==> delta: inputs <==
## cache
module cache
(
    input clk,
    input rst,
    input  [11:0]  cpu_adr,
    input  [127:0] cpu_dat_m,
    input  [15:0]  cpu_sel,
    input          cpu_cyc,
    input          cpu_stb,
    input          cpu_we,
    output [127:0] cpu_dat_s,
    output         cpu_ack,
    output         cpu_rty,
    output [11:0]  mem_adr,
    output [127:0] mem_dat_m,
    output [15:0]  mem_sel,
    output         mem_cyc,
    output         mem_stb,
    output         mem_we,
    input  [127:0] mem_dat_s,
    input          mem_ack,
    input          mem_rty
);
clock: 6.95 ns
lec_check: 0
cap_margin: 20
core_margin: 2
core_utilization: 40
place_density: 0.6
setup_slack_margin: 0.2
slew_margin: 20
run.sh (not shown) runs the stock make flow with config.mk's settings and CLKGATE_MAP_FILE=.
==> inputs of maple, as changes to delta <==
==> flow/config.mk (replaced) <==
export PLATFORM = sky130hd
export DESIGN_NAME = cache
export DESIGN_NICKNAME = cache
export VERILOG_FILES = /design/flow/design.v
export SDC_FILE = /design/flow/constraint.sdc
export NUM_CORES = 4
export LEC_CHECK = 0
export ABC_AREA = 1
export CAP_MARGIN = 20
export CELL_PAD_IN_SITES_DETAIL_PLACEMENT = 2
export CORE_ASPECT_RATIO = 0.73
export CORE_MARGIN = 10
export CORE_UTILIZATION = 48
export CTS_CLUSTER_DIAMETER = 137
export GPL_ROUTABILITY_DRIVEN = 0
export HOLD_SLACK_MARGIN = -0.08
export PLACE_DENSITY = 0.9
export SETUP_SLACK_MARGIN = 2.81
export SLEW_MARGIN = 20
==> flow/constraint.sdc (replaced) <==
create_clock -name core_clock -period 10.2 [get_ports {clk}]
set_input_delay 2.0400 -clock core_clock [delete_from_list [all_inputs] [get_ports {clk}]]
set_output_delay 2.0400 -clock core_clock [all_outputs]
set_load 0.01 [all_outputs]
==> inputs of raven, as changes to delta <==
--- a/flow/config.mk
+++ b/flow/config.mk
@@ -7,7 +7,6 @@
 export LEC_CHECK = 0
 export CAP_MARGIN = 20
 export CORE_MARGIN = 2
-export CORE_UTILIZATION = 40
-export PLACE_DENSITY = 0.6
-export SETUP_SLACK_MARGIN = 0.2
+export CORE_UTILIZATION = 64
+export SETUP_SLACK_MARGIN = 1.21
 export SLEW_MARGIN = 20
==> flow/constraint.sdc (replaced) <==
create_clock -name core_clock -period 4.38 [get_ports {clk}]
set_input_delay 0.8760 -clock core_clock [delete_from_list [all_inputs] [get_ports {clk}]]
set_output_delay 0.8760 -clock core_clock [all_outputs]
set_load 0.01 [all_outputs]
==> flow_summary.toml <==
# generated from flow reports
[run_status]
status = "no timing/DRC/antenna violations"

[global_routing]
grt_pass1_vias = 76100
grt_pass1_wl_mm = 558

[hold_path]
hp-class = "register to register"

[worst_setup_path]
startpoint = "cpu_adr[0]"

[logic_synthesis]
synthAoiAreaFrac_pct = 14.3
yosysSeqAreaShare_pct = 66.2
synth_top_area_share_pct = 65.8
yosys.area_share.simple_pct = 12.5

[clock_network]
clockBufferDepth = 3
post_cts_buffers = 5

[pwr]
comb_power_share_pct = 10.1
switching_share_pct = 24.7
clkPwrFrac_pct = 39.5

[floorplanning]
die_area_um2 = 258000

[placement]
dp_slack_ns = -0.175

[timing]
worst_slew_pin_slew_ns = 1.41
-- figures above: delta

==> flow_summary.toml <==
# generated from flow reports
[global_routing]
grt_pass1_vias = 84100

[pwr]
clkPwrFrac_pct = 39.2
comb_power_share_pct = 12.2

[timing]
worst_slew_pin_slew_ns = 1.24
setup_viol = 4625
fin_ws_ns = -0.975

[floorplanning]
die_area_um2 = 162000

[logic_synthesis]
yosysSeqAreaShare_pct = 66.2
yosys.area_share.simple_pct = 12.5
synthAoiAreaFrac_pct = 14.3
synth_top_area_share_pct = 65.8

[run_status]
status = "complete, but fails checks"
so_faults = "negative setup slack"

[clock_network]
clockBufferDepth = 3

[hold_path]
hp-class = "register to register"

[worst_setup_path]
startpoint = "cache_datapath1.mar.data[4]$_DFFE_PP_"
-- figures above: raven

==> flow_summary.toml <==
# flow metrics
[run_status]
status = "aborted with a tool error"
error = "[ERROR DPL-0033] detailed placement checks failed during check placement."
lastStage = "4_1_cts"

[logic_synthesis]
xor_share_pct = 0
synthAoiAreaFrac_pct = 16.4
syn_inst = 9543
ys_warn_count = 10
yosysSeqAreaShare_pct = 64.7
synth_flops = 2248
yosys.area_share.simple_pct = 13.2
synth_top_area_share_pct = 64.3

[placement]
dp_slack_ns = 1.03

[floorplanning]
die_area_um2 = 236000
-- figures above: maple


========
==> inputs of indigo <==
Starting RTL as in the previous note.
Design cache, start of the top module:
module cache
(
    input clk,
    input rst,
    input  [11:0]  cpu_adr,
    input  [127:0] cpu_dat_m,
    input  [15:0]  cpu_sel,
    input          cpu_cyc,
    input          cpu_stb,
    input          cpu_we,
    output [127:0] cpu_dat_s,
    output         cpu_ack,
    output         cpu_rty,
    output [11:0]  mem_adr,
    output [127:0] mem_dat_m,
    output [15:0]  mem_sel,
    output         mem_cyc,
    output         mem_stb,
    output         mem_we,
    input  [127:0] mem_dat_s,
    input          mem_ack,
    input          mem_rty
);
clock: 10.2 ns
lec_check: 0
abc_area: 1
cap_margin: 20
cell_pad_in_sites_detail_placement: 2
core_aspect_ratio: 1.13
core_margin: 10
core_utilization: 48
cts_cluster_diameter: 40
gpl_routability_driven: 1
gpl_timing_driven: 1
hold_slack_margin: -0.08
max_routing_layer: met5
min_routing_layer: met2
place_density: 0.9
setup_slack_margin: 2.81
slew_margin: 20
==> inputs of nickel, as changes to indigo <==
ABC_AREA = default   (was 1)
CELL_PAD_IN_SITES_DETAIL_PLACEMENT = default   (was 2)
CORE_ASPECT_RATIO = default   (was 1.13)
CORE_MARGIN = 2   (was 10)
CORE_UTILIZATION = 66   (was 48)
CTS_CLUSTER_DIAMETER = default   (was 40)
CTS_CLUSTER_SIZE = 63   (was default)
GPL_ROUTABILITY_DRIVEN = default   (was 1)
GPL_TIMING_DRIVEN = default   (was 1)
HOLD_SLACK_MARGIN = default   (was -0.08)
MAX_ROUTING_LAYER = default   (was met5)
MIN_ROUTING_LAYER = default   (was met2)
PLACE_DENSITY = default   (was 0.9)
SETUP_SLACK_MARGIN = default   (was 2.81)
==> flow/constraint.sdc (replaced) <==
create_clock -name core_clock -period 4.0 [get_ports {clk}]
set_input_delay 0.8000 -clock core_clock [delete_from_list [all_inputs] [get_ports {clk}]]
set_output_delay 0.8000 -clock core_clock [all_outputs]
set_load 0.01 [all_outputs]
==> inputs of garnet, as changes to indigo <==
ABC_AREA = default   (was 1)
CELL_PAD_IN_SITES_GLOBAL_PLACEMENT = 1   (was default)
CORE_ASPECT_RATIO = 1.05   (was 1.13)
CORE_MARGIN = 5   (was 10)
CORE_UTILIZATION = 24   (was 48)
CTS_CLUSTER_DIAMETER = 212   (was 40)
GPL_ROUTABILITY_DRIVEN = default   (was 1)
HOLD_SLACK_MARGIN = 0.11   (was -0.08)
MAX_ROUTING_LAYER = default   (was met5)
MIN_ROUTING_LAYER = met1   (was met2)
PLACE_DENSITY = 0.6   (was 0.9)
SETUP_SLACK_MARGIN = 1.31   (was 2.81)
SLEW_MARGIN = 40   (was 20)
TNS_END_PERCENT = 55   (was default)
==> flow/constraint.sdc (replaced) <==
create_clock -name core_clock -period 7.5 [get_ports {clk}]
set_input_delay 1.5000 -clock core_clock [delete_from_list [all_inputs] [get_ports {clk}]]
set_output_delay 1.5000 -clock core_clock [all_outputs]
set_load 0.01 [all_outputs]
==> notes <==
- garnet produced a clean layout. nickel finished but fails on negative setup slack. indigo stopped in clock tree synthesis (DPL-0033).
- Of nickel and garnet, nickel has the higher global-route usage (gap 27 points).
- Between garnet and nickel, the lower sequential power is in garnet (gap 46%, measured against nickel).
- Against nickel, the cell count of garnet is larger by 25%.
- Between nickel and garnet, the lower register-to-register slack is in nickel (gap 2500 ps).
- In indigo the die size is smaller than in garnet, by about 46%.
- Of nickel and garnet, garnet has the higher clock skew (gap 12 ps).
- Of garnet and nickel, nickel has the higher first-iteration DRC count (gap about 40%, measured against nickel).
==> figures <==
| item | indigo | nickel | garnet |
|---|---|---|---|
| Run status | stopped before the end | complete, but fails checks | no timing/DRC/antenna violations |
| Stage where the flow stopped | clock tree synthesis | - | - |
| Layout check failures | - | negative setup slack | - |
| Logic area | - | 31500 um2 | 31600 um2 |
| Setup-violating endpoint count in the final report | - | 4703 | 0 |
| Switching power total | - | 0.0131 W | 0.00761 W |
| Clock tree root driver cell | - | clkbuf_16 | clkbuf_16 |
| Overall die height | 515 um | 397 um | 677 um |
| Reg-to-reg setup timing slack | - | -1150 ps | 1380 ps |
| Post-Synthesis Cells | 9543 | 8550 | 8550 |
| Most heavily used metal layer in global routing | - | met2 | met2 |
| Placed inst area | 111000 um2 | 121000 um2 | 117000 um2 |
| Number of cells on the worst reg-to-reg path | - | 19 | 21 |
| Met1 Resource Use GR | - | 63.1% | 28.6% |
| Post CTS Setup Buffer Count | - | 99 | 133 |
| Total number of cells along the worst setup path | - | 12 | 13 |
| Aggregate global routing overflow | - | 0 | 0 |

========
==> run X <==
cache again, from the RTL that the note above started with.
// cache
module cache
(
    input clk,
    input rst,
    input  [11:0]  cpu_adr,
    input  [127:0] cpu_dat_m,
    input  [15:0]  cpu_sel,
    input          cpu_cyc,
    input          cpu_stb,
    input          cpu_we,
    output [127:0] cpu_dat_s,
    output         cpu_ack,
    output         cpu_rty,
    output [11:0]  mem_adr,
    output [127:0] mem_dat_m,
    output [15:0]  mem_sel,
    output         mem_cyc,
    output         mem_stb,
    output         mem_we,
    input  [127:0] mem_dat_s,
    input          mem_ack,
    input          mem_rty
);
clock: 6.95 ns
lec_check: 0
abc_area: 1
cap_margin: 40
cell_pad_in_sites_detail_placement: 0
cell_pad_in_sites_global_placement: 3
core_margin: 2
core_utilization: 40
gpl_routability_driven: 1
gpl_timing_driven: 0
hold_slack_margin: -0.03
place_density_lb_addon: 0.0
setup_slack_margin: -0.29
slew_margin: 0
tns_end_percent: 65
==> run R (differences from run X) <==
Settings changed: ABC_AREA 1 to not set, CAP_MARGIN 40 to 20, CELL_PAD_IN_SITES_DETAIL_PLACEMENT 0 to not set, CELL_PAD_IN_SITES_GLOBAL_PLACEMENT 3 to not set, CORE_ASPECT_RATIO set to 0.73, CORE_MARGIN 2 to 10, CORE_UTILIZATION 40 to 48, GPL_ROUTABILITY_DRIVEN 1 to 0, GPL_TIMING_DRIVEN 0 to not set, HOLD_SLACK_MARGIN -0.03 to 0.22, PLACE_DENSITY_LB_ADDON 0.0 to not set, SETUP_SLACK_MARGIN -0.29 to not set, SLEW_MARGIN 0 to 20, TNS_END_PERCENT 65 to not set.
==> flow/constraint.sdc (replaced) <==
create_clock -name core_clock -period 7.5 [get_ports {clk}]
set_input_delay 1.5000 -clock core_clock [delete_from_list [all_inputs] [get_ports {clk}]]
set_output_delay 1.5000 -clock core_clock [all_outputs]
set_load 0.01 [all_outputs]
==> run C (differences from run X) <==
Settings changed: ABC_AREA 1 to not set, CAP_MARGIN 40 to 20, CELL_PAD_IN_SITES_DETAIL_PLACEMENT 0 to 2, CELL_PAD_IN_SITES_GLOBAL_PLACEMENT 3 to 1, CORE_ASPECT_RATIO set to 1.05, CORE_MARGIN 2 to 4, CORE_UTILIZATION 40 to 24, GPL_ROUTABILITY_DRIVEN 1 to not set, GPL_TIMING_DRIVEN 0 to 1, HOLD_SLACK_MARGIN -0.03 to 0.11, MIN_ROUTING_LAYER set to met1, PLACE_DENSITY set to 0.6, PLACE_DENSITY_LB_ADDON 0.0 to not set, SETUP_SLACK_MARGIN -0.29 to 1.31, SLEW_MARGIN 0 to 40, TNS_END_PERCENT 65 to 55.
==> flow/constraint.sdc (replaced) <==
create_clock -name core_clock -period 7.5 [get_ports {clk}]
set_input_delay 1.5000 -clock core_clock [delete_from_list [all_inputs] [get_ports {clk}]]
set_output_delay 1.5000 -clock core_clock [all_outputs]
set_load 0.01 [all_outputs]
==> notes <==
- Run X finished with setup timing left. Run C passed the timing, DRC and antenna checks. Run R finished with setup timing left.
- Between run C and run R, the lower critical path depth is in run R (gap 5).
- Between run R and run X, the lower via count is in run R (gap about 16%, measured against run X).
- The highest sequential share of layout area belongs to run R, the lowest to run C.
- Against run R, the worst setup slack of run C is higher by 1.1 ns.
- Hold slack, lowest first: run X, run R, run C.
- Core utilization: run R is higher than run C (26 points).
- Against run X, the die size of run R is lower by 13%.
- Between run X and run R, the lower synthesized area is in run R (gap about 2.2%, measured against run R).
- Against run X, the synthesized cell count of run R is smaller by about 10%.
- Sequential power: run R is lower than run X (about 8%).
- Of run C and run X, run X has the higher non-clock buffer count (gap 375).
==> figures <==
| item | run C | run X | run R |
|---|---|---|---|
| Outcome | no timing/DRC/antenna violations | finished with violations | finished with violations |
| Layout check failures | - | setup timing | setup timing |
| Core Area | 0.421 mm2 | 0.259 mm2 | 0.211 mm2 |
| Routed wl met3 | 46400 um | 86900 um | 49700 um |
| Cell area reported after detailed placement | 0.117 mm2 | 0.119 mm2 | 0.112 mm2 |
| Multiplexer fraction of the synthesized cell area | 2.32% | 0% | 2.32% |
| CP Depth | 17 | 15 | 12 |
| Static leakage power | 48.3 nW | 44.4 nW | 44.8 nW |
| Maximum single-stage delay on the critical path | 0.51 ns | 0.59 ns | 0.63 ns |
| Number of standard cells reported by yosys | 8550 | 9543 | 8550 |
| Power Dens Cells | 223 mW/mm2 | 266 mW/mm2 | 225 mW/mm2 |
| Internal power | 0.0212 W | 0.0238 W | 0.0203 W |
| Total antenna diodes in the routed design | 22 | 117 | 2 |
| CTS buffer count | 230 | 239 | 213 |
| Worst reg-to-reg path cell count | 31 | 14 | 14 |
| Fraction of area in multi-input gates | 24.4% | 24.3% | 25.4% |
| Count of tool warnings | 31 | 30 | 45 |
| Filler cell count in the final layout | 44600 | 23700 | 17400 |
| Vias after detailed routing | 83200 | 93200 | 78300 |
| Largest fanout on the critical path | 12 | 10 | 55 |
| Top-count cell post-synth | sky130_fd_sc_hd__nor2_1 | sky130_fd_sc_hd__edfxtp_1 | sky130_fd_sc_hd__nor2_1 |
| Total routed wire length on the met1 layer | 201000 um | 209000 um | 150000 um |
| Synthesis area per yosys | 0.102 mm2 | 0.104 mm2 | 0.102 mm2 |
| Clock skew | 0.0545 ns | 0.0436 ns | 0.0324 ns |
No activity file was given, so power comes from the tool's default toggle rates.
